==> design/flow/design.v <==
`timescale 1ns / 1ps
module axilite(
    input clk, reset, trigger, ARREADY, RVALID, AWREADY, WREADY, BVALID,
    input[4:0] length,
    input[31:0] source_address, destination_address, RDATA,
    output reg done, ARVALID, RREADY, AWVALID, WVALID, BREADY,
    output reg[31:0] ARADDR, AWADDR, WDATA,
    output reg[4:0] r_count, w_count);
    parameter READ_NONE=3'b000,
              READ_ADDR=3'b001,
              READ_DATA=3'b010,
              READ_STORE=3'b011,
              READ_DONE=3'b100;
    parameter WRITE_NONE=3'b000,          
              WRITE_ADDR=3'b001,
              WRITE_DATA=3'b010,
              WRITE_VALID=3'b011,
              WRITE_DONE=3'b100;
    reg [2:0] r_state, w_state;
    reg fifo_rd;
    reg aw_sent, w_sent;
    wire fifo_wr;
    wire fifo_full, fifo_empty;
    wire [31:0] fifo_data;
    wire start;
    wire [4:0] words;
    assign start = trigger && (w_state==WRITE_NONE);
    assign words = {2'b00, length[4:2]};
    assign fifo_wr = (r_state==READ_DATA) && RREADY && RVALID;
    FIFO fifom(.clk(clk), .reset(reset), .FIFO_RD(fifo_rd), .FIFO_WR(fifo_wr), .RDATA(RDATA), .FIFO_EMPTY(fifo_empty), .FIFO_FULL(fifo_full),
                .DATA_OUT(fifo_data));
    always @(posedge clk) begin
        if(reset) begin
            r_state<= READ_NONE;
            ARVALID<=0;
            RREADY<=0;
            r_count<= 0;
         end
         else begin
            case(r_state)
            READ_NONE: begin
                       if(start) begin
                        ARADDR<= source_address;
                        r_count<= words;
                        if(words!=0) begin
                         ARVALID<=1;
                         r_state<= READ_ADDR; end
                        end
                       end
            READ_ADDR: begin
                       if(ARREADY) begin
                       ARVALID<=0;
                       RREADY<=!fifo_full;
                       r_state<= READ_DATA; end
                       end 
            READ_DATA: begin
                       if(!RREADY)
                        RREADY<=!fifo_full;
                       else if(RVALID) begin
                        RREADY<=0;
                        r_count<=r_count-1;
                        r_state<= READ_STORE; end
                       end 
            READ_STORE: begin
                         r_state<=READ_DONE;
                        end
            READ_DONE: begin
                       if(r_count==0)
                        r_state<=READ_NONE;
                       else begin
                        ARADDR<=ARADDR+4; 
                        ARVALID<=1;
                        r_state<=READ_ADDR; end
                       end
            default:   r_state<=READ_NONE;
            endcase
        end
   end 
   always @(posedge clk) begin
           if(reset) begin
            w_state<= WRITE_NONE;
            AWVALID<=0;
            WVALID<=0;
            BREADY<=0;
            fifo_rd<=0;
            aw_sent<=0;
            w_sent<=0;
            done<=0;
            w_count<= 0;
           end
           else begin 
            fifo_rd<=0;
            case(w_state)
            WRITE_NONE: begin
                         if(start) begin
                          AWADDR<=destination_address;
                          w_count<=words;
                          done<=(words==0);
                          if(words!=0)
                           w_state<=WRITE_ADDR;
                          end
                         end
            WRITE_ADDR: begin
                         if(!fifo_empty) begin 
                          fifo_rd<=1; 
                          w_state<=WRITE_VALID; end
                         end
            WRITE_VALID: begin
                         if(!fifo_rd) begin
                          WDATA<=fifo_data;
                          AWVALID<=1;
                          WVALID<=1;
                          aw_sent<=0;
                          w_sent<=0;
                          w_state<=WRITE_DATA; end
                         end
            WRITE_DATA: begin
                         if(AWREADY && AWVALID) begin
                          AWVALID<=0;
                          aw_sent<=1;
                         end
                         if(WREADY && WVALID) begin
                          WVALID<=0;
                          w_sent<=1;
                         end
                         if((aw_sent || (AWREADY && AWVALID)) && (w_sent || (WREADY && WVALID))) begin
                          BREADY<=1;
                          w_state<=WRITE_DONE; end
                        end
            WRITE_DONE: begin
                         if(BVALID) begin
                          BREADY<=0;
                          w_count<=w_count-1;
                          if(w_count==1) begin
                           done<=1;
                           w_state<=WRITE_NONE; end
                          else begin
                           AWADDR<=AWADDR+4;
                           w_state<=WRITE_ADDR; end
                          end
                        end
            default:    w_state<=WRITE_NONE;
            endcase
      end
     end
endmodule
module FIFO(
    input clk, reset, FIFO_RD, FIFO_WR,
    input [31:0] RDATA,
    output FIFO_EMPTY, FIFO_FULL,
    output reg[31:0] DATA_OUT);
    reg[4:0] fifo_depth;
    reg[31:0] fifo_mem[0:15];
    reg[3:0] n,m;
    integer i;
    assign FIFO_EMPTY = (fifo_depth==0);
    assign FIFO_FULL = (fifo_depth==16);
    always @(posedge clk) begin
    if(reset) begin
                n<=0;
                m<=0;
                fifo_depth<=0;
                DATA_OUT<=0;
                for (i=0; i<16; i=i+1) begin
                fifo_mem[i]<=0; 
                end
               end
    else begin
            if(!FIFO_FULL && FIFO_WR)
                begin
                    fifo_mem[n]<=RDATA;
                    n<=(n==15)? 0:n+1;
                end
            if( !FIFO_EMPTY && FIFO_RD )
                begin
                    DATA_OUT<=fifo_mem[m];
                    m<=(m==15)? 0:m+1;
                end
            fifo_depth<=fifo_depth+(!FIFO_FULL && FIFO_WR)-(!FIFO_EMPTY && FIFO_RD);
          end
     end 
endmodule
==> design/flow/run.sh <==
#!/bin/bash
# the make line also repeats each setting of config.mk as NAME=value (left out here)
make -C /OpenROAD-flow-scripts/flow DESIGN_CONFIG=/design/flow/config.mk WORK_HOME=/design/flow/orfs CLKGATE_MAP_FILE= finish
==> design/flow/config.mk <==
export PLATFORM = sky130hd
export DESIGN_NAME = axilite
export DESIGN_NICKNAME = axilite
export VERILOG_FILES = /design/flow/design.v
export SDC_FILE = /design/flow/constraint.sdc
export NUM_CORES = 4
export LEC_CHECK = 0
export CAP_MARGIN = 0
export CELL_PAD_IN_SITES_DETAIL_PLACEMENT = 1
export CELL_PAD_IN_SITES_GLOBAL_PLACEMENT = 2
export CORE_ASPECT_RATIO = 1.03
export CORE_MARGIN = 2
export CORE_UTILIZATION = 39
export GPL_ROUTABILITY_DRIVEN = 0
export GPL_TIMING_DRIVEN = 0
export HOLD_SLACK_MARGIN = 0.11
export MIN_ROUTING_LAYER = met1
export PLACE_DENSITY = 0.65
export SLEW_MARGIN = 40
==> design/flow/constraint.sdc <==
create_clock -name core_clock -period 2.05 [get_ports {clk}]
set_input_delay 0.4100 -clock core_clock [delete_from_list [all_inputs] [get_ports {clk}]]
set_output_delay 0.4100 -clock core_clock [all_outputs]
set_load 0.01 [all_outputs]
==> summary.rpt, run 1 <==
IMPLEMENTATION SUMMARY REPORT
----------------------------------------------------
[Global route]
  Via count of the first global-routing pass ........................ ~22k
  Initial antenna violation count ........................ 4
  Total gr overflow ........................ 0
  Pin count of the biggest net entering global routing ........................ 31
  First-pass GRT wire length ........................ 155.2 mm
  All-layer global routing usage ........................ 0.2644

[Setup path]
  Launching element type of the critical path ........................ register
  Number of cells on the worst reg-to-reg path ........................ 13
  Crit-path max FO ........................ 2
  CP Depth ........................ 13
  Worst setup path start ........................ fifom.fifo_depth[3]$_SDFF_PP0_
  Critical Path, Cell by Cell ........................ inv_2 > ha_4 > or4b_4 > and2_4 > clkbuf_16 > ha_4 > inv_2 > ha_4 > fa_2 > a21oi_2 > nor2_2 > or3_1 > a21oi_2
  Most Frequent Cell on Critical Path ........................ sky130_fd_sc_hd__ha_4
  Kind of cell adding the most delay to the critical path ........................ simple AND/OR/NAND/NOR gates
  Cell type of the slowest stage on the worst timing path ........................ sky130_fd_sc_hd__or4b_4
  Number of buffers and inverters on the critical path ........................ 3
  Capture point of the critical path ........................ fifom.fifo_depth[4]$_SDFF_PP0_
  Maximum single-stage delay on the critical path ........................ around 0.47 ns
  Worst path arrival time ........................ between 3 and 4 ns
  Worst R2R Start ........................ fifom.fifo_depth[3]$_SDFF_PP0_
  Critical setup path kind ........................ register to register
  Register-to-register setup slack ........................ -0.85 ns
  Nature of the critical path endpoint ........................ register
  CP required ........................ 2.60 ns
  R2R Path End ........................ fifom.fifo_depth[4]$_SDFF_PP0_

[Synth]
  Chip Area, Yosys ........................ 30930 sq um
  Mux frac, synth ........................ 0.08718
  Flip-flop cell with the highest count after synthesis ........................ sky130_fd_sc_hd__edfxtp_1
  Distinct lib cells used ........................ 67
  Post-synthesis cell count ........................ 2373
  Fraction of the mapped netlist area in simple logic gates ........................ 0.1582
  FA/HA/MAJ Cells, Area Fraction ........................ 0.007525
  Top cell type by total area after synthesis ........................ sky130_fd_sc_hd__edfxtp_1
  Yosys top cell area share ........................ 0.5903
  Post-synth EDFFs ........................ 608
  Synthesis Warnings ........................ 2
  Portion of the post-synthesis area used by sequential elements ........................ 0.6382
  Compound-cell area share of the yosys netlist ........................ 0.07201
  Most common cell in the netlist ........................ sky130_fd_sc_hd__edfxtp_1
  Synthesized cell area ........................ 30930 sq um
  Yosys xor share ........................ 0.009629
  Floorplan net count ........................ ~2.5k
  Commonest cells in the synthesized netlist ........................ 608 x sky130_fd_sc_hd__edfxtp_1, 517 x sky130_fd_sc_hd__and2_1, 194 x sky130_fd_sc_hd__mux2i_1
  Post-synthesis async set-or-reset flop share ........................ 0
  Top cells by area ........................ sky130_fd_sc_hd__edfxtp_1 59%, sky130_fd_sc_hd__and2_1 10%, sky130_fd_sc_hd__mux2i_1 6.3%
  Flops out of synthesis ........................ between 600 and 700
  Biggest combinational cell group after synthesis ........................ simple AND/OR/NAND/NOR gates
  Post-synthesis area per instance ........................ about 13 sq um
  Number of cells in Yosys stat ........................ approximately 2.4k

[Power and ir drop]
  Power Clock ........................ 13.9 mW
  Switching power share of the total ........................ 0.2270
  Power Internal ........................ ~24 mW
  Max IR drop VDD ........................ roughly 0.59 mV
  Final total power ........................ between 30 and 40 mW
  Static leakage ........................ 13.92 nW
  Power group with the largest share ........................ registers
  Part of the power in the clock network ........................ 0.440
  Comb power ........................ 1.81 mW
  Sequential share of power ........................ 0.502
  Portion of total power attributed to combinational logic ........................ 0.057
  Net switching power of the design ........................ 7.161 mW
  Sequential group power ........................ 15.8 mW
  Total power per unit cell area ........................ around 780 nW/um^2

[STA]
  Sum of negative setup slack ........................ -178.49 ns
  Final tally of hold violations ........................ 0
  Max Clk Rate ........................ 345.2 MHz
  Fin Hold WS ........................ 0.2059 ns
  Total setup violations reported at the end of the flow ........................ 1001
  RSZ-0062 raised after global routing ........................ true
  Measured slew at the worst slew-check pin ........................ approximately 0.87 ns
  Final cycle utilization of the critical path ........................ 1.413
  Headroom to the max-slew limit ........................ 0.4233
  Pins Over Slew Limit ........................ 0
  Worst setup slack after layout ........................ -0.8465 ns
  Shortest clock period the worst path allows after layout ........................ 2.897 ns
  Clock Skew ........................ 0.02468 ns

[Die]
  Height of the chip ........................ 289.8 um
  DIE AREA ........................ slightly above 80000 sq um
  Core area ........................ ~78000 sq um
  DIE WIDTH ........................ between 200 and 300 um
  Fp_density ........................ 0.3948
  Placement row count ........................ 104
  Boundary Pins ........................ 221

[Drt]
  Antenna viol nets, final ........................ 0
  Routed via count ........................ 21.81k
  First-pass detailed-route iteration total ........................ 5
  Total wire length after detailed routing ........................ 110.5 mm
  Per-cell via count in the routed design ........................ 5.506
  DRC Markers ........................ 0
  DR iter-0 viols ........................ 1819
  Detail-routed net length per standard cell ........................ approximately 28 um

[Final layout]
  Final instance area ........................ 40250 sq um
  Area growth from synthesis to final layout ........................ 30.14%
  Net total in the final layout ........................ 2962

[Clock tree]
  Root Buffer ........................ sky130_fd_sc_hd__clkbuf_16
  TritonCTS clock tree ........................ built
  Clock Tree Buf Depth ........................ 3
  Hold Buf Count CTS ........................ 0
  Worst skew pair latency ........................ 0.64 ns
  Clk pin slew, worst setup/hold paths ........................ roughly 0.060 ns
  Level count of the clock H-tree ........................ 3
  Cts bufs inserted ........................ just under 80
  Sinks on Clock Net ........................ slightly below 700

[Status]
  Result of the run ........................ finished with violations
  Failed Checks ........................ negative setup slack

[Placed design]
  # port buffers ........................ 217
  Total cell area at the placement stage ........................ 35390 sq um
  Worst setup slack before clock tree synthesis ........................ -1.293 ns
  Half-perimeter wire length after detailed placement ........................ 72.91 mm

[Min path]
  Worst hold path cell count ........................ 3
  Worst hold-check path type ........................ input port to register
  Hold-critical path endpoint ........................ r_state[0]$_DFF_P_
  Start point of the worst min-delay path ........................ reset

[Flow run]
  Maximum capacitance violations ........................ 0
  OpenROAD warning count ........................ 38

----------------------------------------------------
==> repair_timing <==
item / in CTS / in global routing
gates resized: 237 / 143
setup buffers: 41 / 82
endpoints found under the setup margin: 1199 / 930
pin swaps: 18 / 38
gates cloned: 4 / 8
==> layer usage <==
metal	up-vias	GRT usage	share of wire	routed length (um)
met1	11270	0.3595	0.43	47660
met4	2	0.08019	0.029	3171
met3	142	0.03770	0.059	6495
met5	-	0	0.000091	10
met2	688	0.4403	0.48	53150
li1	9710	-	-	-
==> stage by stage <==
stage / cells / utilization
4_1_cts: 3872 / 0.4978
3_3_place_gp: 3650 / 0.4445
5_1_grt: 3961 / 0.5138
2_1_floorplan: 2373 / -
3_5_place_dp: 3688 / 0.4518
6_report: 3961 / 0.5138
==> final cells by class <==
cell class	count	area, sq um
sequential	682	19750
clock buffer	100	2064
inverter	31	118.9
buffer	175	1297
multi-input combinational	1483	11040
timing repair buffer	384	4212
tap	1060	1326
fill	7873	38090
antenna	1	2.502
clock inverter	45	439.2
==> run 2: changes to the inputs <==
- CAP_MARGIN: 0 -> 20
- CELL_PAD_IN_SITES_DETAIL_PLACEMENT: 1 -> not set
- CELL_PAD_IN_SITES_GLOBAL_PLACEMENT: 2 -> not set
- CORE_ASPECT_RATIO: 1.03 -> not set
- CORE_UTILIZATION: 39 -> 72
- CTS_CLUSTER_DIAMETER: not set -> 36
- CTS_CLUSTER_SIZE: not set -> 15
- GPL_ROUTABILITY_DRIVEN: 0 -> not set
- GPL_TIMING_DRIVEN: 0 -> not set
- HOLD_SLACK_MARGIN: 0.11 -> not set
- MIN_ROUTING_LAYER: met1 -> not set
- PLACE_DENSITY: 0.65 -> not set
- SETUP_SLACK_MARGIN: not set -> -0.18
- SLEW_MARGIN: 40 -> 20
- clock period: 2.05 -> 1.78 ns (I/O delays scaled with it)
==> summary.rpt, run 2 <==
PHYSICAL IMPLEMENTATION REPORT
----------------------------------------------------
[Status]
  Result of the run ........................ aborted with a tool error (was finished with violations)
  Stopping stage ........................ 5_1_grt

[Synth]
  Most common cell in the netlist ........................ sky130_fd_sc_hd__edfxtp_1 (unchanged)
  Fraction of the mapped netlist area in simple logic gates ........................ 0.1582 (unchanged)
  Commonest cells in the synthesized netlist ........................ 608 x sky130_fd_sc_hd__edfxtp_1, 517 x sky130_fd_sc_hd__and2_1, 194 x sky130_fd_sc_hd__mux2i_1 (unchanged)
  Floorplan net count ........................ 2500 (unchanged)
  Synthesis Warnings ........................ 2 (unchanged)
  Post-synth EDFFs ........................ 608 (unchanged)
  Flops out of synthesis ........................ 682 (unchanged)
  Portion of the post-synthesis area used by sequential elements ........................ 0.6382 (unchanged)
  Yosys top cell area share ........................ 0.5903 (unchanged)
  Yosys xor share ........................ 0.009629 (unchanged)
  Distinct lib cells used ........................ 67 (unchanged)
  Post-synthesis area per instance ........................ 13.03 sq um (unchanged)
  Mux frac, synth ........................ 0.08718 (unchanged)
  FA/HA/MAJ Cells, Area Fraction ........................ 0.007525 (unchanged)
  Top cell type by total area after synthesis ........................ sky130_fd_sc_hd__edfxtp_1 (unchanged)
  Post-synthesis cell count ........................ 2373 (unchanged)
  Flip-flop cell with the highest count after synthesis ........................ sky130_fd_sc_hd__edfxtp_1 (unchanged)
  Synthesized cell area ........................ 30930 sq um (unchanged)
  Number of cells in Yosys stat ........................ 2373 (unchanged)
  Biggest combinational cell group after synthesis ........................ simple AND/OR/NAND/NOR gates (unchanged)
  Chip Area, Yosys ........................ 30930 sq um (unchanged)
  Top cells by area ........................ sky130_fd_sc_hd__edfxtp_1 59%, sky130_fd_sc_hd__and2_1 10%, sky130_fd_sc_hd__mux2i_1 6.3% (unchanged)
  Compound-cell area share of the yosys netlist ........................ 0.07201 (unchanged)
  Post-synthesis async set-or-reset flop share ........................ 0 (unchanged)

[Die]
  Height of the chip ........................ 211.3 um (was 289.8 um)
  DIE WIDTH ........................ 211.3 um (was 281.5 um)
  Fp_density ........................ 0.7340 (was 0.3948)
  Placement row count ........................ 75 (was 104)
  Boundary Pins ........................ 221 (unchanged)
  Core area ........................ 42130 sq um (was 78340 sq um)
  DIE AREA ........................ 44630 sq um (was 81570 sq um)

[Placed design]
  Placed Cells ........................ 3196 (was 3688)
  Half-perimeter wire length after detailed placement ........................ 53.01 mm (was 72.91 mm)
  # port buffers ........................ 218 (was 217)
  Routability-driven placement congestion ratio ........................ 0.8985
  Worst setup slack before clock tree synthesis ........................ -1.009 ns (was -1.293 ns)

[Clock tree]
  Clock Tree Buf Depth ........................ 3 (unchanged)
  Sinks on Clock Net ........................ 682 (unchanged)
  Level count of the clock H-tree ........................ 3 (unchanged)
  Root Buffer ........................ sky130_fd_sc_hd__clkbuf_16 (unchanged)
  Cts bufs inserted ........................ 92 (was 78)
  Hold Buf Count CTS ........................ 0 (unchanged)

----------------------------------------------------
-- run 2: per-stage QoR --
step / power [mW] / area [sq um]
2_1_floorplan: 19.29 / 31360
3_3_place_gp: 20.38 / 36050
3_5_place_dp: 20.50 / 36060
4_1_cts: 39.12 / 39690
-- run 2: what timing repair did --
action                     4_1_cts
gates resized                   98
buffers inserted                40
setup endpoints to repair      132
pin swaps                       24
gates cloned                     2
==> run 3: changes to the inputs <==
- CORE_UTILIZATION: 72 -> 67
- CTS_CLUSTER_DIAMETER: 36 -> not set
- CTS_CLUSTER_SIZE: 15 -> 27
- HOLD_SLACK_MARGIN: not set -> -0.05
- SETUP_SLACK_MARGIN: -0.18 -> 0.5
- clock period: 1.78 -> 1.73 ns (I/O delays scaled with it)
==> summary.rpt, run 3 <==
IMPLEMENTATION SUMMARY REPORT
----------------------------------------------------
[Setup path]
  CP required ........................ between 2 and 2.5 ns
  Register-to-register setup slack ........................ -1.16 ns
  Worst R2R Start ........................ fifom.fifo_depth[3]$_SDFF_PP0_
  Crit-path max FO ........................ 2
  R2R Path End ........................ fifom.fifo_depth[4]$_SDFF_PP0_
  Nature of the critical path endpoint ........................ register
  Number of cells on the worst reg-to-reg path ........................ 12
  Critical setup path kind ........................ register to register
  Worst path arrival time ........................ 3.43 ns
  Kind of cell adding the most delay to the critical path ........................ simple AND/OR/NAND/NOR gates
  Maximum single-stage delay on the critical path ........................ 0.46 ns
  Cell type of the slowest stage on the worst timing path ........................ sky130_fd_sc_hd__or4b_4
  CP Depth ........................ 12
  Launching element type of the critical path ........................ register
  Worst setup path start ........................ fifom.fifo_depth[3]$_SDFF_PP0_
  Number of buffers and inverters on the critical path ........................ 2
  Critical Path, Cell by Cell ........................ inv_4 > ha_4 > or4b_4 > and2_4 > ha_4 > inv_2 > ha_4 > fa_2 > a21oi_2 > nor2_2 > or3_4 > a21oi_4
  Most Frequent Cell on Critical Path ........................ sky130_fd_sc_hd__ha_4
  Capture point of the critical path ........................ fifom.fifo_depth[4]$_SDFF_PP0_

[Final layout]
  Number of fill cells in the layout ........................ 1853
  Area growth from synthesis to final layout ........................ 30.56%
  Net total in the final layout ........................ just under 3k

[Synth]
  Commonest cells in the synthesized netlist ........................ 608 x sky130_fd_sc_hd__edfxtp_1, 517 x sky130_fd_sc_hd__and2_1, 194 x sky130_fd_sc_hd__mux2i_1 (unchanged)
  Most common cell in the netlist ........................ sky130_fd_sc_hd__edfxtp_1 (unchanged)
  Biggest combinational cell group after synthesis ........................ simple AND/OR/NAND/NOR gates (unchanged)
  Yosys top cell area share ........................ 0.5903 (unchanged)
  Fraction of the mapped netlist area in simple logic gates ........................ 0.1582 (unchanged)
  Synthesis Warnings ........................ 2 (unchanged)
  Flops out of synthesis ........................ 682 (unchanged)
  FA/HA/MAJ Cells, Area Fraction ........................ 0.007525 (unchanged)
  Distinct lib cells used ........................ 67 (unchanged)
  Top cells by area ........................ sky130_fd_sc_hd__edfxtp_1 59%, sky130_fd_sc_hd__and2_1 10%, sky130_fd_sc_hd__mux2i_1 6.3% (unchanged)
  Floorplan net count ........................ 2500 (unchanged)
  Post-synthesis area per instance ........................ 13.03 sq um (unchanged)
  Top cell type by total area after synthesis ........................ sky130_fd_sc_hd__edfxtp_1 (unchanged)
  Chip Area, Yosys ........................ 30930 sq um (unchanged)
  Portion of the post-synthesis area used by sequential elements ........................ 0.6382 (unchanged)
  Post-synth EDFFs ........................ 608 (unchanged)
  Number of cells in Yosys stat ........................ 2373 (unchanged)
  Synthesized cell area ........................ 30930 sq um (unchanged)
  Yosys xor share ........................ 0.009629 (unchanged)
  Post-synthesis cell count ........................ 2373 (unchanged)
  Flip-flop cell with the highest count after synthesis ........................ sky130_fd_sc_hd__edfxtp_1 (unchanged)
  Mux frac, synth ........................ 0.08718 (unchanged)
  Compound-cell area share of the yosys netlist ........................ 0.07201 (unchanged)
  Post-synthesis async set-or-reset flop share ........................ 0 (unchanged)

[STA]
  Final tally of hold violations ........................ 0
  Clock Skew ........................ around 0.019 ns
  Pins Over Slew Limit ........................ 0
  Headroom to the max-slew limit ........................ 0.3323
  Max Clk Rate ........................ 345.5 MHz
  Worst setup slack after layout ........................ -1.165 ns
  Measured slew at the worst slew-check pin ........................ 0.9969 ns
  RSZ-0062 raised after global routing ........................ true
  Total setup violations reported at the end of the flow ........................ 1228
  Shortest clock period the worst path allows after layout ........................ 2.895 ns
  Sum of negative setup slack ........................ -450.76 ns
  Final cycle utilization of the critical path ........................ 1.673

[Global route]
  Pin count of the biggest net entering global routing ........................ 59
  Initial antenna violation count ........................ 6
  All-layer global routing usage ........................ 0.3982
  Via count of the first global-routing pass ........................ roughly 23k
  Total gr overflow ........................ 0
  First-pass GRT wire length ........................ 139.8 mm

[Power and ir drop]
  Total power per unit cell area ........................ 906.3 nW/um^2
  Net switching power of the design ........................ approximately 8.0 mW
  Static leakage ........................ 14.28 nW
  Max IR drop VDD ........................ a little over 0.9 mV
  Sequential share of power ........................ 0.513
  Sequential group power ........................ 18.8 mW
  Power Clock ........................ 15.5 mW
  Switching power share of the total ........................ 0.2182
  Power Internal ........................ 28.61 mW
  Power group with the largest share ........................ registers
  Comb power ........................ 2.29 mW
  Part of the power in the clock network ........................ 0.425
  Portion of total power attributed to combinational logic ........................ 0.063

[Clock tree]
  Clock Tree Buf Depth ........................ 3 (unchanged)
  Level count of the clock H-tree ........................ 3 (unchanged)
  Sinks on Clock Net ........................ 682 (unchanged)
  Cts bufs inserted ........................ 69 (was 92)
  Clk pin slew, worst setup/hold paths ........................ 0.06 ns
  Worst skew pair latency ........................ ~0.62 ns
  TritonCTS clock tree ........................ built
  Root Buffer ........................ sky130_fd_sc_hd__clkbuf_16 (unchanged)

[Drt]
  DR iter-0 viols ........................ 3708
  Detail-routed net length per standard cell ........................ between 20 and 30 um
  Antenna viol nets, final ........................ 0
  Total wire length after detailed routing ........................ 102.3 mm
  Routed via count ........................ 23.64k
  DRC Markers ........................ 0
  Per-cell via count in the routed design ........................ 6.768
  First-pass detailed-route iteration total ........................ 6

[Min path]
  Worst hold-check path type ........................ input port to register
  Hold-critical path endpoint ........................ r_state[4]$_DFF_P_
  Worst hold path cell count ........................ 3
  Start point of the worst min-delay path ........................ reset

[Die]
  DIE WIDTH ........................ 218.9 um (was 211.3 um)
  DIE AREA ........................ 47900 sq um (was 44630 sq um)
  Placement row count ........................ 78 (was 75)
  Core area ........................ 45480 sq um (was 42130 sq um)
  Fp_density ........................ 0.6800 (was 0.7340)
  Boundary Pins ........................ 221 (unchanged)
  Height of the chip ........................ 218.9 um (was 211.3 um)

[Status]
  Failed Checks ........................ negative setup slack
  Result of the run ........................ finished with violations (was aborted with a tool error)

[Flow run]
  OpenROAD warning count ........................ 39
  Maximum capacitance violations ........................ 0

[Placed design]
  # port buffers ........................ 218 (unchanged)
  Routability-driven placement congestion ratio ........................ 0.8720 (was 0.8985)
  Half-perimeter wire length after detailed placement ........................ 52.27 mm (was 53.01 mm)
  Worst setup slack before clock tree synthesis ........................ -1.078 ns (was -1.009 ns)

----------------------------------------------------
run 3: metrics by stage:
stage               utilization  cells  hold WS [ns]  area, sq um  power, mW
floorplan                     -   2373        0.4030        31300      19.84
global placement         0.7971   3270        0.4093        36250      20.98
detailed placement       0.7971   3270        0.4097        36250      21.07
CTS                      0.8762   3473        0.2514        39850      36.24
global route             0.8878   3493        0.2749        40380      37.29
finish                   0.8878   3493        0.2750        40380      36.59
run 3: timing repair:
action                      CTS  global route
gates cloned                 10             3
resized                     377            76
setup endpoints to repair  1351          1361
hold buffers                  0             0
pin swaps                    37            40
setup buffers                66            16
run 3: layout make-up:
cell class              count  area (sq um)  area share
inverters                  31         118.9    0.002944
flip-flops and latches    682         19760      0.4894
clock buffers             101          1992     0.04933
clock inverters            26         324.1    0.008026
well taps                 600         750.7     0.01859
multi-input cells        1480         11260      0.2789
repair buffers            572          6166      0.1527
diodes                      1         2.502  0.00006198
run 3: metal layers:
| layer | vias up | global-route usage | routed length [um] |
|---|---|---|---|
| met4 | 4 | 0.2106 | 7076 |
| met5 | - | 0 | 23 |
| met1 | 11390 | 0.4940 | 33790 |
| li1 | 9686 | - | - |
| met3 | 573 | 0.09397 | 13000 |
| met2 | 1992 | 0.6543 | 48380 |
==> run 4: changes to the inputs <==
- CORE_UTILIZATION: 67 -> 68
- CTS_CLUSTER_SIZE: 27 -> 99
- HOLD_SLACK_MARGIN: -0.05 -> not set
- SETUP_SLACK_MARGIN: 0.5 -> not set
- clock period: 1.73 -> 1.74 ns (I/O delays scaled with it)
==> summary.rpt, run 4 <==
IMPLEMENTATION SUMMARY REPORT
----------------------------------------------------
[Status]
  Result of the run ........................ finished with violations (unchanged)
  Failed Checks ........................ negative setup slack (unchanged)

[Final layout]
  Final instance area ........................ 40690 sq um (was 40380 sq um)
  Area growth from synthesis to final layout ........................ 31.58% (was 30.56%)
  Net total in the final layout ........................ 2989 (was 2963)
  Number of fill cells in the layout ........................ 1778 (was 1853)

[Min path]
  Start point of the worst min-delay path ........................ reset (unchanged)
  Hold-critical path endpoint ........................ r_state[4]$_DFF_P_ (unchanged)
  Worst hold path cell count ........................ 3 (unchanged)
  Worst hold-check path type ........................ input port to register (unchanged)

[Setup path]
  Cell type of the slowest stage on the worst timing path ........................ sky130_fd_sc_hd__or4b_4 (unchanged)
  Worst R2R Start ........................ fifom.fifo_depth[2]$_SDFF_PP0_ (was fifom.fifo_depth[3]$_SDFF_PP0_)
  Maximum single-stage delay on the critical path ........................ 0.48 ns (was 0.46 ns)
  Most Frequent Cell on Critical Path ........................ sky130_fd_sc_hd__ha_4 (unchanged)
  Critical Path, Cell by Cell ........................ inv_4 > ha_4 > or4b_4 > and2_4 > ha_4 > inv_4 > ha_4 > fa_2 > a21oi_2 > nor2_2 > or3_4 > a21oi_2 (was inv_4 > ha_4 > or4b_4 > and2_4 > ha_4 > inv_2 > ha_4 > fa_2 > a21oi_2 > nor2_2 > or3_4 > a21oi_4)
  R2R Path End ........................ fifom.fifo_depth[4]$_SDFF_PP0_ (unchanged)
  Worst path arrival time ........................ 3.41 ns (was 3.43 ns)
  Crit-path max FO ........................ 2 (unchanged)
  Kind of cell adding the most delay to the critical path ........................ simple AND/OR/NAND/NOR gates (unchanged)
  Nature of the critical path endpoint ........................ register (unchanged)
  Number of buffers and inverters on the critical path ........................ 2 (unchanged)
  Critical setup path kind ........................ register to register (unchanged)
  Worst setup path start ........................ fifom.fifo_depth[2]$_SDFF_PP0_ (was fifom.fifo_depth[3]$_SDFF_PP0_)
  Capture point of the critical path ........................ fifom.fifo_depth[4]$_SDFF_PP0_ (unchanged)
  CP Depth ........................ 12 (unchanged)
  Register-to-register setup slack ........................ -1.14 ns (was -1.16 ns)
  Launching element type of the critical path ........................ register (unchanged)
  Number of cells on the worst reg-to-reg path ........................ 12 (unchanged)
  CP required ........................ 2.27 ns (about the same)

[Power and ir drop]
  Power Internal ........................ 27.77 mW (was 28.61 mW)
  Total power per unit cell area ........................ 876.7 nW/um^2 (was 906.3 nW/um^2)
  Power group with the largest share ........................ registers (unchanged)
  Static leakage ........................ 14.46 nW (was 14.28 nW)
  Portion of total power attributed to combinational logic ........................ 0.069 (was 0.063)
  Sequential share of power ........................ 0.523 (was 0.513)
  Sequential group power ........................ 18.7 mW (was 18.8 mW)
  Switching power share of the total ........................ 0.2216 (was 0.2182)
  Power Clock ........................ 14.6 mW (was 15.5 mW)
  Max IR drop VDD ........................ 1.124 mV (was 0.9181 mV)
  Comb power ........................ 2.45 mW (was 2.29 mW)
  Net switching power of the design ........................ 7.906 mW (was 7.985 mW)
  Part of the power in the clock network ........................ 0.408 (was 0.425)

[Synth]
  Synthesis Warnings ........................ 2 (unchanged)
  Post-synthesis async set-or-reset flop share ........................ 0 (unchanged)
  Chip Area, Yosys ........................ 30930 sq um (unchanged)
  Number of cells in Yosys stat ........................ 2373 (unchanged)
  Yosys xor share ........................ 0.009629 (unchanged)
  Flops out of synthesis ........................ 682 (unchanged)
  Portion of the post-synthesis area used by sequential elements ........................ 0.6382 (unchanged)
  Commonest cells in the synthesized netlist ........................ 608 x sky130_fd_sc_hd__edfxtp_1, 517 x sky130_fd_sc_hd__and2_1, 194 x sky130_fd_sc_hd__mux2i_1 (unchanged)
  Post-synth EDFFs ........................ 608 (unchanged)
  Fraction of the mapped netlist area in simple logic gates ........................ 0.1582 (unchanged)
  Most common cell in the netlist ........................ sky130_fd_sc_hd__edfxtp_1 (unchanged)
  Mux frac, synth ........................ 0.08718 (unchanged)
  Synthesized cell area ........................ 30930 sq um (unchanged)
  Biggest combinational cell group after synthesis ........................ simple AND/OR/NAND/NOR gates (unchanged)
  Yosys top cell area share ........................ 0.5903 (unchanged)
  Top cell type by total area after synthesis ........................ sky130_fd_sc_hd__edfxtp_1 (unchanged)
  Post-synthesis area per instance ........................ 13.03 sq um (unchanged)
  Floorplan net count ........................ 2500 (unchanged)
  Compound-cell area share of the yosys netlist ........................ 0.07201 (unchanged)
  Top cells by area ........................ sky130_fd_sc_hd__edfxtp_1 59%, sky130_fd_sc_hd__and2_1 10%, sky130_fd_sc_hd__mux2i_1 6.3% (unchanged)
  FA/HA/MAJ Cells, Area Fraction ........................ 0.007525 (unchanged)
  Post-synthesis cell count ........................ 2373 (unchanged)
  Distinct lib cells used ........................ 67 (unchanged)
  Flip-flop cell with the highest count after synthesis ........................ sky130_fd_sc_hd__edfxtp_1 (unchanged)

[Drt]
  Antenna viol nets, final ........................ 0 (unchanged)
  WL met1 ........................ 33.49 mm (was 33.79 mm)
  Length of routed met3 wiring ........................ 13.60 mm (was 13.00 mm)
  DR iter-0 viols ........................ 3850 (was 3708)
  DR top layer ........................ met4 (was met5)
  Routed via count ........................ 23.85k (was 23.64k)
  Total wire length after detailed routing ........................ 102.5 mm (was 102.3 mm)
  Detail-routed net length per standard cell ........................ 29.13 um (was 29.28 um)
  First-pass detailed-route iteration total ........................ 6 (unchanged)
  Per-cell via count in the routed design ........................ 6.778 (was 6.768)
  Sum of met2 wire segment lengths after detailed routing ........................ 48.65 mm (was 48.38 mm)
  DRC Markers ........................ 0 (unchanged)

[Clock tree]
  Root Buffer ........................ sky130_fd_sc_hd__clkbuf_16 (unchanged)
  Worst skew pair latency ........................ 0.62 ns (about the same)
  Level count of the clock H-tree ........................ 3 (unchanged)
  Cts bufs inserted ........................ 69 (unchanged)
  Clock Tree Buf Depth ........................ 3 (unchanged)
  TritonCTS clock tree ........................ built (unchanged)
  Sinks on Clock Net ........................ 682 (unchanged)
  Clk pin slew, worst setup/hold paths ........................ 0.07 ns (was 0.06 ns)

[Die]
  DIE AREA ........................ 47200 sq um (was 47900 sq um)
  Fp_density ........................ 0.6859 (was 0.6800)
  Boundary Pins ........................ 221 (unchanged)
  DIE WIDTH ........................ 217.3 um (was 218.9 um)
  Placement row count ........................ 78 (unchanged)
  Core area ........................ 45090 sq um (was 45480 sq um)
  Height of the chip ........................ 217.3 um (was 218.9 um)

[Placed design]
  # port buffers ........................ 218 (unchanged)
  Routability-driven placement congestion ratio ........................ 0.8794 (was 0.8720)
  Total cell area at the placement stage ........................ 36480 sq um (was 36250 sq um)
  Half-perimeter wire length after detailed placement ........................ 52.36 mm (was 52.27 mm)

[Global route]
  Total gr overflow ........................ 0 (unchanged)
  All-layer global routing usage ........................ 0.3713 (was 0.3982)
  Via count of the first global-routing pass ........................ 23.06k (was 23.32k)
  Initial antenna violation count ........................ 0 (was 6)
  Pin count of the biggest net entering global routing ........................ 69 (was 59)
  First-pass GRT wire length ........................ 131.3 mm (was 139.8 mm)

[STA]
  Max Clk Rate ........................ 346.7 MHz (was 345.5 MHz)
  Measured slew at the worst slew-check pin ........................ 0.6156 ns (was 0.9969 ns)
  Final cycle utilization of the critical path ........................ 1.658 (was 1.673)
  RSZ-0062 raised after global routing ........................ true (unchanged)
  Total setup violations reported at the end of the flow ........................ 1237 (was 1228)
  Pins Over Slew Limit ........................ 0 (unchanged)
  Final tally of hold violations ........................ 0 (unchanged)
  Worst setup slack after layout ........................ -1.145 ns (was -1.165 ns)
  Headroom to the max-slew limit ........................ 0.5883 (was 0.3323)
  Sum of negative setup slack ........................ -399.18 ns (was -450.76 ns)
  Clock Skew ........................ 0.03057 ns (was 0.01894 ns)
  Shortest clock period the worst path allows after layout ........................ 2.885 ns (was 2.895 ns)

[Flow run]
  OpenROAD warning count ........................ 39 (unchanged)
  Maximum capacitance violations ........................ 0 (unchanged)

----------------------------------------------------
## run 4: metal layers
layer	vias up	global-route usage
li1	9739	-
met1	11520	0.4767
met2	2089	0.6249
met3	502	0.06611
met4	0	0.1644
met5	-	0
## run 4: area by class of cell
type,instances,area [sq um],area share
clock inverters,27,172.7,0.004243
multi-input cells,1481,11060,0.2718
inverters,31,121.4,0.002982
flip-flops and latches,682,19760,0.4855
clock buffers,97,1977,0.04858
diodes,3,7.507,0.0001845
repair buffers,597,6847,0.1683
well taps,600,750.7,0.01845
## run 4: per-stage QoR
stage | hold WS, ns | power [mW] | instances | setup slack (ns) | utilization
floorplan | 0.4030 | 19.73 | 2373 | -1.173 | -
global placement | 0.4095 | 20.89 | 3295 | -0.9958 | 0.8090
detailed placement | 0.4104 | 21.00 | 3295 | -1.077 | 0.8090
CTS | 0.2503 | 35.12 | 3452 | -1.088 | 0.8688
global route | 0.2754 | 36.39 | 3515 | -1.191 | 0.9023
finish | 0.2708 | 35.68 | 3518 | -1.145 | 0.9025
## run 4: what timing repair did
item                                     CTS  global route
resized                                   63           164
gates cloned                               6            42
setup buffers                             28            27
endpoints found under the setup margin  1236          1243
pin swaps                                 25            31
hold buffers                               0             0
==> run 5: changes to the inputs <==
- CORE_UTILIZATION: 68 -> 56
- CTS_CLUSTER_SIZE: 99 -> not set
- SETUP_SLACK_MARGIN: not set -> 0.63
- clock period: 1.74 -> 2.16 ns (I/O delays scaled with it)
==> summary.rpt, run 5 <==
IMPLEMENTATION SUMMARY REPORT
----------------------------------------------------
[Status]
  Result of the run ........................ finished with violations (unchanged)
  Failed Checks ........................ negative setup slack (unchanged)

[Final layout]
  Non-filler cells, final ........................ 3596 (was 3518)
  Area growth from synthesis to final layout ........................ 31.65% (was 31.58%)
  Net total in the final layout ........................ 2960 (was 2989)
  Final instance area ........................ 40720 sq um (was 40690 sq um)
  Final design utilization ........................ 0.7419 (was 0.9025)

[Setup path]
  Number of cells on the worst reg-to-reg path ........................ 12 (unchanged)
  Critical Path, Cell by Cell ........................ inv_2 > ha_4 > or4b_4 > and2_4 > ha_4 > inv_2 > ha_4 > fa_2 > a21oi_2 > nor2_1 > or3_1 > a21oi_1 (was inv_4 > ha_4 > or4b_4 > and2_4 > ha_4 > inv_4 > ha_4 > fa_2 > a21oi_2 > nor2_2 > or3_4 > a21oi_2)
  Critical setup path kind ........................ register to register (unchanged)
  Maximum single-stage delay on the critical path ........................ 0.46 ns (was 0.48 ns)
  Most Frequent Cell on Critical Path ........................ sky130_fd_sc_hd__ha_4 (unchanged)
  Nature of the critical path endpoint ........................ register (unchanged)
  Crit-path max FO ........................ 2 (unchanged)
  CP required ........................ 2.70 ns (was 2.27 ns)
  Launching element type of the critical path ........................ register (unchanged)
  Worst R2R Start ........................ fifom.fifo_depth[2]$_SDFF_PP0_ (unchanged)
  Capture point of the critical path ........................ fifom.fifo_depth[4]$_SDFF_PP0_ (unchanged)
  Number of buffers and inverters on the critical path ........................ 2 (unchanged)
  Register-to-register setup slack ........................ -0.53 ns (was -1.14 ns)
  Worst path arrival time ........................ 3.23 ns (was 3.41 ns)
  R2R Path End ........................ fifom.fifo_depth[4]$_SDFF_PP0_ (unchanged)
  Cell type of the slowest stage on the worst timing path ........................ sky130_fd_sc_hd__or4b_4 (unchanged)
  Kind of cell adding the most delay to the critical path ........................ simple AND/OR/NAND/NOR gates (unchanged)
  CP Depth ........................ 12 (unchanged)
  Worst setup path start ........................ fifom.fifo_depth[2]$_SDFF_PP0_ (unchanged)

[Synth]
  Post-synthesis area per instance ........................ 13.03 sq um (unchanged)
  Mux frac, synth ........................ 0.08718 (unchanged)
  Post-synth EDFFs ........................ 608 (unchanged)
  Commonest cells in the synthesized netlist ........................ 608 x sky130_fd_sc_hd__edfxtp_1, 517 x sky130_fd_sc_hd__and2_1, 194 x sky130_fd_sc_hd__mux2i_1 (unchanged)
  Yosys top cell area share ........................ 0.5903 (unchanged)
  Flip-flop cell with the highest count after synthesis ........................ sky130_fd_sc_hd__edfxtp_1 (unchanged)
  FA/HA/MAJ Cells, Area Fraction ........................ 0.007525 (unchanged)
  Distinct lib cells used ........................ 67 (unchanged)
  Top cell type by total area after synthesis ........................ sky130_fd_sc_hd__edfxtp_1 (unchanged)
  Most common cell in the netlist ........................ sky130_fd_sc_hd__edfxtp_1 (unchanged)
  Top cells by area ........................ sky130_fd_sc_hd__edfxtp_1 59%, sky130_fd_sc_hd__and2_1 10%, sky130_fd_sc_hd__mux2i_1 6.3% (unchanged)
  Fraction of the mapped netlist area in simple logic gates ........................ 0.1582 (unchanged)
  Compound-cell area share of the yosys netlist ........................ 0.07201 (unchanged)
  Post-synthesis cell count ........................ 2373 (unchanged)
  Chip Area, Yosys ........................ 30930 sq um (unchanged)
  Flops out of synthesis ........................ 682 (unchanged)
  Post-synthesis async set-or-reset flop share ........................ 0 (unchanged)
  Yosys xor share ........................ 0.009629 (unchanged)
  Synthesis Warnings ........................ 2 (unchanged)
  Biggest combinational cell group after synthesis ........................ simple AND/OR/NAND/NOR gates (unchanged)
  Synthesized cell area ........................ 30930 sq um (unchanged)
  Portion of the post-synthesis area used by sequential elements ........................ 0.6382 (unchanged)
  Number of cells in Yosys stat ........................ 2373 (unchanged)
  Floorplan net count ........................ 2500 (unchanged)

[Flow run]
  Maximum capacitance violations ........................ 0 (unchanged)
  OpenROAD warning count ........................ 39 (unchanged)

[Drt]
  Total wire length after detailed routing ........................ 88.77 mm (was 102.5 mm)
  Detail-routed net length per standard cell ........................ 24.69 um (was 29.13 um)
  Antenna cells ........................ 0 (was 3)
  Per-cell via count in the routed design ........................ 6.008 (was 6.778)
  Antenna viol nets, final ........................ 0 (unchanged)
  DRC Markers ........................ 0 (unchanged)
  Routed via count ........................ 21.60k (was 23.85k)
  DR iter-0 viols ........................ 1696 (was 3850)
  First-pass detailed-route iteration total ........................ 5 (was 6)

[Clock tree]
  Level count of the clock H-tree ........................ 3 (unchanged)
  Cts bufs inserted ........................ 72 (was 69)
  Hold Buf Count CTS ........................ 0 (unchanged)
  Root Buffer ........................ sky130_fd_sc_hd__clkbuf_16 (unchanged)
  Clk pin slew, worst setup/hold paths ........................ 0.06 ns (was 0.07 ns)
  Sinks on Clock Net ........................ 682 (unchanged)
  TritonCTS clock tree ........................ built (unchanged)
  Worst skew pair latency ........................ 0.62 ns (about the same)
  Clock Tree Buf Depth ........................ 3 (unchanged)

[Placed design]
  Half-perimeter wire length after detailed placement ........................ 50.85 mm (was 52.36 mm)
  # port buffers ........................ 218 (unchanged)
  Total cell area at the placement stage ........................ 35830 sq um (was 36480 sq um)
  Worst setup slack before clock tree synthesis ........................ -0.6106 ns (was -1.077 ns)
  Placed Cells ........................ 3293 (was 3295)
  Routability-driven placement congestion ratio ........................ 0.8383 (was 0.8794)

[Die]
  Fp_density ........................ 0.5636 (was 0.6859)
  Height of the chip ........................ 239.0 um (was 217.3 um)
  Placement row count ........................ 86 (was 78)
  Core area ........................ 54880 sq um (was 45090 sq um)
  DIE AREA ........................ 57120 sq um (was 47200 sq um)
  Boundary Pins ........................ 221 (unchanged)
  DIE WIDTH ........................ 239.0 um (was 217.3 um)

[STA]
  Worst setup slack after layout ........................ -0.5310 ns (was -1.145 ns)
  Final tally of hold violations ........................ 0 (unchanged)
  Max Clk Rate ........................ 371.6 MHz (was 346.7 MHz)
  Clock Skew ........................ 0.02197 ns (was 0.03057 ns)
  Total setup violations reported at the end of the flow ........................ 4 (was 1237)
  Shortest clock period the worst path allows after layout ........................ 2.691 ns (was 2.885 ns)
  Pins Over Slew Limit ........................ 0 (unchanged)
  Final cycle utilization of the critical path ........................ 1.246 (was 1.658)
  Headroom to the max-slew limit ........................ 0.4834 (was 0.5883)
  RSZ-0062 raised after global routing ........................ true (unchanged)
  Measured slew at the worst slew-check pin ........................ 0.7724 ns (was 0.6156 ns)

[Power and ir drop]
  Max IR drop VDD ........................ 0.7898 mV (was 1.124 mV)
  Switching power share of the total ........................ 0.2172 (was 0.2216)
  Power Clock ........................ 12.2 mW (was 14.6 mW)
  Sequential group power ........................ 15.0 mW (was 18.7 mW)
  Comb power ........................ 1.80 mW (was 2.45 mW)
  Final total power ........................ 29.00 mW (was 35.68 mW)
  Static leakage ........................ 14.51 nW (was 14.46 nW)
  Net switching power of the design ........................ 6.297 mW (was 7.906 mW)
  Portion of total power attributed to combinational logic ........................ 0.062 (was 0.069)
  Part of the power in the clock network ........................ 0.421 (was 0.408)
  Total power per unit cell area ........................ 712.2 nW/um^2 (was 876.7 nW/um^2)
  Power Internal ........................ 22.70 mW (was 27.77 mW)
  Power group with the largest share ........................ registers (unchanged)
  Sequential share of power ........................ 0.517 (was 0.523)

[Global route]
  First-pass GRT wire length ........................ 128.0 mm (was 131.3 mm)
  Initial antenna violation count ........................ 2 (was 0)
  Via count of the first global-routing pass ........................ 21.29k (was 23.06k)
  Total gr overflow ........................ 0 (unchanged)
  Pin count of the biggest net entering global routing ........................ 44 (was 69)
  All-layer global routing usage ........................ 0.2994 (was 0.3713)

[Min path]
  Worst hold path cell count ........................ 3 (unchanged)
  Start point of the worst min-delay path ........................ reset (unchanged)
  Worst hold-check path type ........................ input port to register (unchanged)
  Hold-critical path endpoint ........................ WVALID$_SDFFE_PP0P_ (was r_state[4]$_DFF_P_)

----------------------------------------------------
-- run 5: per-stage QoR --
| stage | hold WS [ns] | setup TNS [ns] |
|---|---|---|
| after floorplan | 0.4030 | -36.00 |
| after global placement | 0.4102 | -124.51 |
| after detailed placement | 0.4140 | -145.46 |
| after CTS | 0.2381 | -1.384 |
| after global routing | 0.2763 | -2.153 |
| final | 0.2755 | -1.345 |
-- run 5: what timing repair did --
| action | 4_1_cts | 5_1_grt |
|---|---|---|
| setup endpoints to repair | 1279 | 1297 |
| pin swaps | 46 | 64 |
| gates resized | 389 | 134 |
| buffers inserted | 98 | 45 |
| gates cloned | 7 | 20 |
-- run 5: metal layers --
layer	global-route usage	wire length [um]	up-vias
met4	0.07860	2245	2
met1	0.4095	36070	10860
met5	0	13	-
met2	0.4990	43290	901
met3	0.05139	7153	147
li1	-	-	9699
-- run 5: cell type report --
type | count | area, sq um
clock buffer | 101 | 2044
clock inverter | 32 | 274.0
inverter | 31 | 116.4
multi-input combinational | 1480 | 11240
tap | 704 | 880.8
timing repair buffer | 566 | 6365
sequential | 682 | 19790
fill | 3569 | 14160
==> run 6: changes to the inputs <==
- CAP_MARGIN: 20 -> 0
- CELL_PAD_IN_SITES_DETAIL_PLACEMENT: not set -> 1
- CELL_PAD_IN_SITES_GLOBAL_PLACEMENT: not set -> 2
- CORE_ASPECT_RATIO: not set -> 1.03
- CORE_UTILIZATION: 56 -> 68
- CTS_CLUSTER_DIAMETER: not set -> 395
- GPL_ROUTABILITY_DRIVEN: not set -> 1
- GPL_TIMING_DRIVEN: not set -> 0
- HOLD_SLACK_MARGIN: not set -> 0.11
- MIN_ROUTING_LAYER: not set -> met1
- PLACE_DENSITY: not set -> 0.65
- SETUP_SLACK_MARGIN: 0.63 -> 0.71
- SLEW_MARGIN: 20 -> 10
- clock period: 2.16 -> 2.77 ns (I/O delays scaled with it)
==> summary.rpt, run 6 <==
PHYSICAL IMPLEMENTATION REPORT
----------------------------------------------------
[Status]
  Result of the run ........................ aborted with a tool error (was finished with violations)
  Stopping stage ........................ 3_1_place_gp_skip_io
  Error message ........................ [ERROR GPL-0301] Utilization 106.059 % exceeds 100%.

[Synth]
  Chip Area, Yosys ........................ 30930 sq um (unchanged)
  Most common cell in the netlist ........................ sky130_fd_sc_hd__edfxtp_1 (unchanged)
  Yosys xor share ........................ 0.009629 (unchanged)
  Commonest cells in the synthesized netlist ........................ 608 x sky130_fd_sc_hd__edfxtp_1, 517 x sky130_fd_sc_hd__and2_1, 194 x sky130_fd_sc_hd__mux2i_1 (unchanged)
  Top cell type by total area after synthesis ........................ sky130_fd_sc_hd__edfxtp_1 (unchanged)
  Flip-flop cell with the highest count after synthesis ........................ sky130_fd_sc_hd__edfxtp_1 (unchanged)
  Fraction of the mapped netlist area in simple logic gates ........................ 0.1582 (unchanged)
  Biggest combinational cell group after synthesis ........................ simple AND/OR/NAND/NOR gates (unchanged)
  Top cells by area ........................ sky130_fd_sc_hd__edfxtp_1 59%, sky130_fd_sc_hd__and2_1 10%, sky130_fd_sc_hd__mux2i_1 6.3% (unchanged)
  Number of cells in Yosys stat ........................ 2373 (unchanged)
  Mux frac, synth ........................ 0.08718 (unchanged)
  Post-synthesis async set-or-reset flop share ........................ 0 (unchanged)
  Flops out of synthesis ........................ 682 (unchanged)
  Post-synth EDFFs ........................ 608 (unchanged)
  FA/HA/MAJ Cells, Area Fraction ........................ 0.007525 (unchanged)
  Portion of the post-synthesis area used by sequential elements ........................ 0.6382 (unchanged)
  Compound-cell area share of the yosys netlist ........................ 0.07201 (unchanged)
  Post-synthesis cell count ........................ 2373 (unchanged)
  Synthesized cell area ........................ 30930 sq um (unchanged)
  Post-synthesis area per instance ........................ 13.03 sq um (unchanged)
  Synthesis Warnings ........................ 2 (unchanged)
  Yosys top cell area share ........................ 0.5903 (unchanged)
  Floorplan net count ........................ 2500 (unchanged)
  Distinct lib cells used ........................ 67 (unchanged)

[Die]
  Fp_density ........................ 0.6862 (was 0.5636)
  Height of the chip ........................ 220.4 um (was 239.0 um)
  DIE WIDTH ........................ 214.1 um (was 239.0 um)
  Placement row count ........................ 79 (was 86)
  Core area ........................ 45070 sq um (was 54880 sq um)
  DIE AREA ........................ 47200 sq um (was 57120 sq um)

----------------------------------------------------
==> run 7: changes to the inputs <==
- CAP_MARGIN: 0 -> 15
- CELL_PAD_IN_SITES_DETAIL_PLACEMENT: 1 -> not set
- CELL_PAD_IN_SITES_GLOBAL_PLACEMENT: 2 -> not set
- CORE_ASPECT_RATIO: 1.03 -> not set
- CORE_UTILIZATION: 68 -> 72
- CTS_CLUSTER_DIAMETER: 395 -> not set
- CTS_CLUSTER_SIZE: not set -> 27
- GPL_ROUTABILITY_DRIVEN: 1 -> not set
- GPL_TIMING_DRIVEN: 0 -> not set
- HOLD_SLACK_MARGIN: 0.11 -> -0.07
- MIN_ROUTING_LAYER: met1 -> not set
- PLACE_DENSITY: 0.65 -> not set
- SETUP_SLACK_MARGIN: 0.71 -> not set
- SLEW_MARGIN: 10 -> 40
- TNS_END_PERCENT: not set -> 5
- clock period: 2.77 -> 2.33 ns (I/O delays scaled with it)
==> summary.rpt, run 7 <==
IMPLEMENTATION SUMMARY REPORT
----------------------------------------------------
[Synth]
  Top cell type by total area after synthesis ........................ sky130_fd_sc_hd__edfxtp_1 (unchanged)
  Fraction of the mapped netlist area in simple logic gates ........................ 0.1582 (unchanged)
  Flops out of synthesis ........................ 682 (unchanged)
  Compound-cell area share of the yosys netlist ........................ 0.07201 (unchanged)
  Post-synth EDFFs ........................ 608 (unchanged)
  Post-synthesis cell count ........................ 2373 (unchanged)
  Chip Area, Yosys ........................ 30930 sq um (unchanged)
  Flip-flop cell with the highest count after synthesis ........................ sky130_fd_sc_hd__edfxtp_1 (unchanged)
  Yosys top cell area share ........................ 0.5903 (unchanged)
  Yosys xor share ........................ 0.009629 (unchanged)
  Mux frac, synth ........................ 0.08718 (unchanged)
  Synthesized cell area ........................ 30930 sq um (unchanged)
  Number of cells in Yosys stat ........................ 2373 (unchanged)
  Post-synthesis area per instance ........................ 13.03 sq um (unchanged)
  Top cells by area ........................ sky130_fd_sc_hd__edfxtp_1 59%, sky130_fd_sc_hd__and2_1 10%, sky130_fd_sc_hd__mux2i_1 6.3% (unchanged)
  Floorplan net count ........................ 2500 (unchanged)
  Synthesis Warnings ........................ 2 (unchanged)
  FA/HA/MAJ Cells, Area Fraction ........................ 0.007525 (unchanged)
  Distinct lib cells used ........................ 67 (unchanged)
  Most common cell in the netlist ........................ sky130_fd_sc_hd__edfxtp_1 (unchanged)
  Portion of the post-synthesis area used by sequential elements ........................ 0.6382 (unchanged)
  Post-synthesis async set-or-reset flop share ........................ 0 (unchanged)
  Biggest combinational cell group after synthesis ........................ simple AND/OR/NAND/NOR gates (unchanged)
  Commonest cells in the synthesized netlist ........................ 608 x sky130_fd_sc_hd__edfxtp_1, 517 x sky130_fd_sc_hd__and2_1, 194 x sky130_fd_sc_hd__mux2i_1 (unchanged)

[Power and ir drop]
  Power Clock ........................ 10.9 mW
  Sequential share of power ........................ 0.530
  Comb power ........................ around 1.4 mW
  Total power per unit cell area ........................ about 700 nW/um^2
  Switching power share of the total ........................ 0.2124
  Power Internal ........................ 20.69 mW
  Net switching power of the design ........................ approximately 5.6 mW
  Portion of total power attributed to combinational logic ........................ 0.053
  Max IR drop VDD ........................ approximately 0.7 mV
  Power group with the largest share ........................ registers
  Static leakage ........................ 12.91 nW
  Sequential group power ........................ between 10 and 15 mW
  Final total power ........................ between 20 and 30 mW
  Part of the power in the clock network ........................ 0.416

[Setup path]
  Worst path arrival time ........................ 3.27 ns
  Cell type of the slowest stage on the worst timing path ........................ sky130_fd_sc_hd__or4b_4
  R2R Path End ........................ fifom.fifo_depth[4]$_SDFF_PP0_
  Maximum single-stage delay on the critical path ........................ 0.45 ns
  Launching element type of the critical path ........................ register
  Capture point of the critical path ........................ fifom.fifo_depth[4]$_SDFF_PP0_
  CP required ........................ 2.85 ns
  Worst R2R Start ........................ fifom.fifo_depth[2]$_SDFF_PP0_
  Register-to-register setup slack ........................ -0.42 ns
  Critical Path, Cell by Cell ........................ inv_2 > ha_4 > or4b_4 > and2_4 > ha_4 > inv_2 > ha_4 > fa_2 > a21oi_2 > nor2_2 > or3_1 > a21oi_1
  Critical setup path kind ........................ register to register
  Number of buffers and inverters on the critical path ........................ 2
  CP Depth ........................ 12
  Most Frequent Cell on Critical Path ........................ sky130_fd_sc_hd__ha_4
  Kind of cell adding the most delay to the critical path ........................ simple AND/OR/NAND/NOR gates
  Nature of the critical path endpoint ........................ register
  Crit-path max FO ........................ 2
  Worst setup path start ........................ fifom.fifo_depth[2]$_SDFF_PP0_
  Number of cells on the worst reg-to-reg path ........................ 12

[Global route]
  All-layer global routing usage ........................ 0.3762
  Total gr overflow ........................ 0
  Pin count of the biggest net entering global routing ........................ between 60 and 70
  First-pass GRT wire length ........................ 125.3 mm
  Via count of the first global-routing pass ........................ 21.76k
  Initial antenna violation count ........................ 0

[STA]
  Headroom to the max-slew limit ........................ 0.4827
  Measured slew at the worst slew-check pin ........................ 0.7760 ns
  Shortest clock period the worst path allows after layout ........................ 2.749 ns
  Total setup violations reported at the end of the flow ........................ 2
  RSZ-0062 raised after global routing ........................ true
  Final tally of hold violations ........................ 0
  Clock Skew ........................ 0.01734 ns
  Worst setup slack after layout ........................ -0.4186 ns
  Sum of negative setup slack ........................ -0.5514 ns
  Max Clk Rate ........................ 363.8 MHz
  Final cycle utilization of the critical path ........................ 1.180
  Pins Over Slew Limit ........................ 0

[Flow run]
  Maximum capacitance violations ........................ 0
  OpenROAD warning count ........................ 39

[Min path]
  Worst hold path cell count ........................ 3
  Start point of the worst min-delay path ........................ reset
  Worst hold-check path type ........................ input port to register
  Hold-critical path endpoint ........................ r_count[1]$_SDFFE_PP0P_

[Drt]
  Detail-routed net length per standard cell ........................ 25.75 um
  DR iter-0 viols ........................ 3021
  First-pass detailed-route iteration total ........................ 6
  Per-cell via count in the routed design ........................ 6.693
  Antenna cells ........................ 0
  Antenna viol nets, final ........................ 0
  Routed via count ........................ 21.68k
  Total wire length after detailed routing ........................ 83.40 mm
  DRC Markers ........................ 0

[Placed design]
  Total cell area at the placement stage ........................ 35030 sq um
  # port buffers ........................ about 220
  Routability-driven placement congestion ratio ........................ 0.8852
  Half-perimeter wire length after detailed placement ........................ 51.46 mm
  Placed Cells ........................ around 3.1k

[Die]
  Fp_density ........................ 0.7340 (was 0.6862)
  Boundary Pins ........................ approximately 220
  DIE WIDTH ........................ 211.3 um (was 214.1 um)
  Placement row count ........................ 75 (was 79)
  Core area ........................ 42130 sq um (was 45070 sq um)
  DIE AREA ........................ 44630 sq um (was 47200 sq um)
  Height of the chip ........................ 211.3 um (was 220.4 um)

[Final layout]
  Net total in the final layout ........................ roughly 2.8k
  Final design utilization ........................ 0.8858
  Area growth from synthesis to final layout ........................ 20.67%
  Final instance area ........................ 37320 sq um
  Non-filler cells, final ........................ 3239
  Number of fill cells in the layout ........................ 1798

[Status]
  Result of the run ........................ finished with violations (was aborted with a tool error)
  Failed Checks ........................ negative setup slack

[Clock tree]
  Root Buffer ........................ sky130_fd_sc_hd__clkbuf_16
  Worst skew pair latency ........................ 0.59 ns
  Clk pin slew, worst setup/hold paths ........................ roughly 0.06 ns
  Clock Tree Buf Depth ........................ 3
  TritonCTS clock tree ........................ built
  Cts bufs inserted ........................ around 68
  Sinks on Clock Net ........................ a little under 700
  Hold Buf Count CTS ........................ 0
  Level count of the clock H-tree ........................ 3

----------------------------------------------------
-- run 7: per-stage QoR --
stage               setup WS [ns]  hold slack [ns]
finish                    -0.4186           0.3836
global route              -0.4793           0.3680
CTS                       -0.4204           0.3440
detailed placement        -0.4738           0.4132
global placement          -0.3886           0.4100
floorplan                 -0.5833           0.4030
-- run 7: what timing repair did --
item                       4_1_cts  5_1_grt
setup buffers                    4        1
setup endpoints to repair        4       14
gates resized                    2        6
pin swaps                        9        5
cloned                           0        0
-- run 7: routing by layer --
layer / track usage / up-vias / wire length, um
li1: - / 9301 / -
met1: 0.4941 / 10670 / 30000
met2: 0.6293 / 1426 / 41050
met3: 0.06572 / 279 / 8899
met4: 0.1544 / 0 / 3458
met5: 0 / - / 0
-- run 7: area by class of cell --
cell class	count	area (sq um)	share of cell area
multi-input combinational	1479	10630	0.2848
timing repair buffer	382	3925	0.1052
tap	539	674.4	0.01807
clock inverter	27	262.8	0.007040
sequential	682	19750	0.5292
inverter	31	116.4	0.003118
clock buffer	99	1962	0.05257
==> run 8: changes to the inputs <==
- CAP_MARGIN: 15 -> 20
- CELL_PAD_IN_SITES_DETAIL_PLACEMENT: not set -> 1
- CELL_PAD_IN_SITES_GLOBAL_PLACEMENT: not set -> 3
- CORE_ASPECT_RATIO: not set -> 0.5
- CORE_MARGIN: 2 -> 9
- CORE_UTILIZATION: 72 -> 56
- CTS_CLUSTER_DIAMETER: not set -> 359
- CTS_CLUSTER_SIZE: 27 -> 66
- HOLD_SLACK_MARGIN: -0.07 -> not set
- PLACE_DENSITY: not set -> 0.38
- SETUP_SLACK_MARGIN: not set -> -0.39
- SLEW_MARGIN: 40 -> 20
- TNS_END_PERCENT: 5 -> not set
- clock period: 2.33 -> 4.0 ns (I/O delays scaled with it)
==> summary.rpt, run 8 <==
PHYSICAL IMPLEMENTATION REPORT
----------------------------------------------------
[Status]
  Result of the run ........................ aborted with a tool error (was finished with violations)
  Stopping stage ........................ 3_3_place_gp
  Error message ........................ [ERROR GPL-0301] Utilization 103.816 % exceeds 100%.

[Synth]
  Flops out of synthesis ........................ 682 (unchanged)
  Floorplan net count ........................ 2500 (unchanged)
  Yosys xor share ........................ 0.009629 (unchanged)
  Most common cell in the netlist ........................ sky130_fd_sc_hd__edfxtp_1 (unchanged)
  Post-synthesis cell count ........................ 2373 (unchanged)
  Flip-flop cell with the highest count after synthesis ........................ sky130_fd_sc_hd__edfxtp_1 (unchanged)
  Chip Area, Yosys ........................ 30930 sq um (unchanged)
  Synthesized cell area ........................ 30930 sq um (unchanged)
  Yosys top cell area share ........................ 0.5903 (unchanged)
  Portion of the post-synthesis area used by sequential elements ........................ 0.6382 (unchanged)
  Distinct lib cells used ........................ 67 (unchanged)
  FA/HA/MAJ Cells, Area Fraction ........................ 0.007525 (unchanged)
  Post-synthesis async set-or-reset flop share ........................ 0 (unchanged)
  Post-synth EDFFs ........................ 608 (unchanged)
  Top cell type by total area after synthesis ........................ sky130_fd_sc_hd__edfxtp_1 (unchanged)
  Synthesis Warnings ........................ 2 (unchanged)
  Compound-cell area share of the yosys netlist ........................ 0.07201 (unchanged)
  Fraction of the mapped netlist area in simple logic gates ........................ 0.1582 (unchanged)
  Mux frac, synth ........................ 0.08718 (unchanged)
  Biggest combinational cell group after synthesis ........................ simple AND/OR/NAND/NOR gates (unchanged)
  Top cells by area ........................ sky130_fd_sc_hd__edfxtp_1 59%, sky130_fd_sc_hd__and2_1 10%, sky130_fd_sc_hd__mux2i_1 6.3% (unchanged)
  Post-synthesis area per instance ........................ 13.03 sq um (unchanged)
  Commonest cells in the synthesized netlist ........................ 608 x sky130_fd_sc_hd__edfxtp_1, 517 x sky130_fd_sc_hd__and2_1, 194 x sky130_fd_sc_hd__mux2i_1 (unchanged)
  Number of cells in Yosys stat ........................ 2373 (unchanged)

[Die]
  Height of the chip ........................ 184.2 um (was 211.3 um)
  Placement row count ........................ 60 (was 75)
  DIE AREA ........................ 64520 sq um (was 44630 sq um)
  Fp_density ........................ 0.5706 (was 0.7340)
  Boundary Pins ........................ 221 (unchanged)
  DIE WIDTH ........................ 350.3 um (was 211.3 um)
  Core area ........................ 54200 sq um (was 42130 sq um)

----------------------------------------------------
Power is estimated from default activity; no workload was simulated.
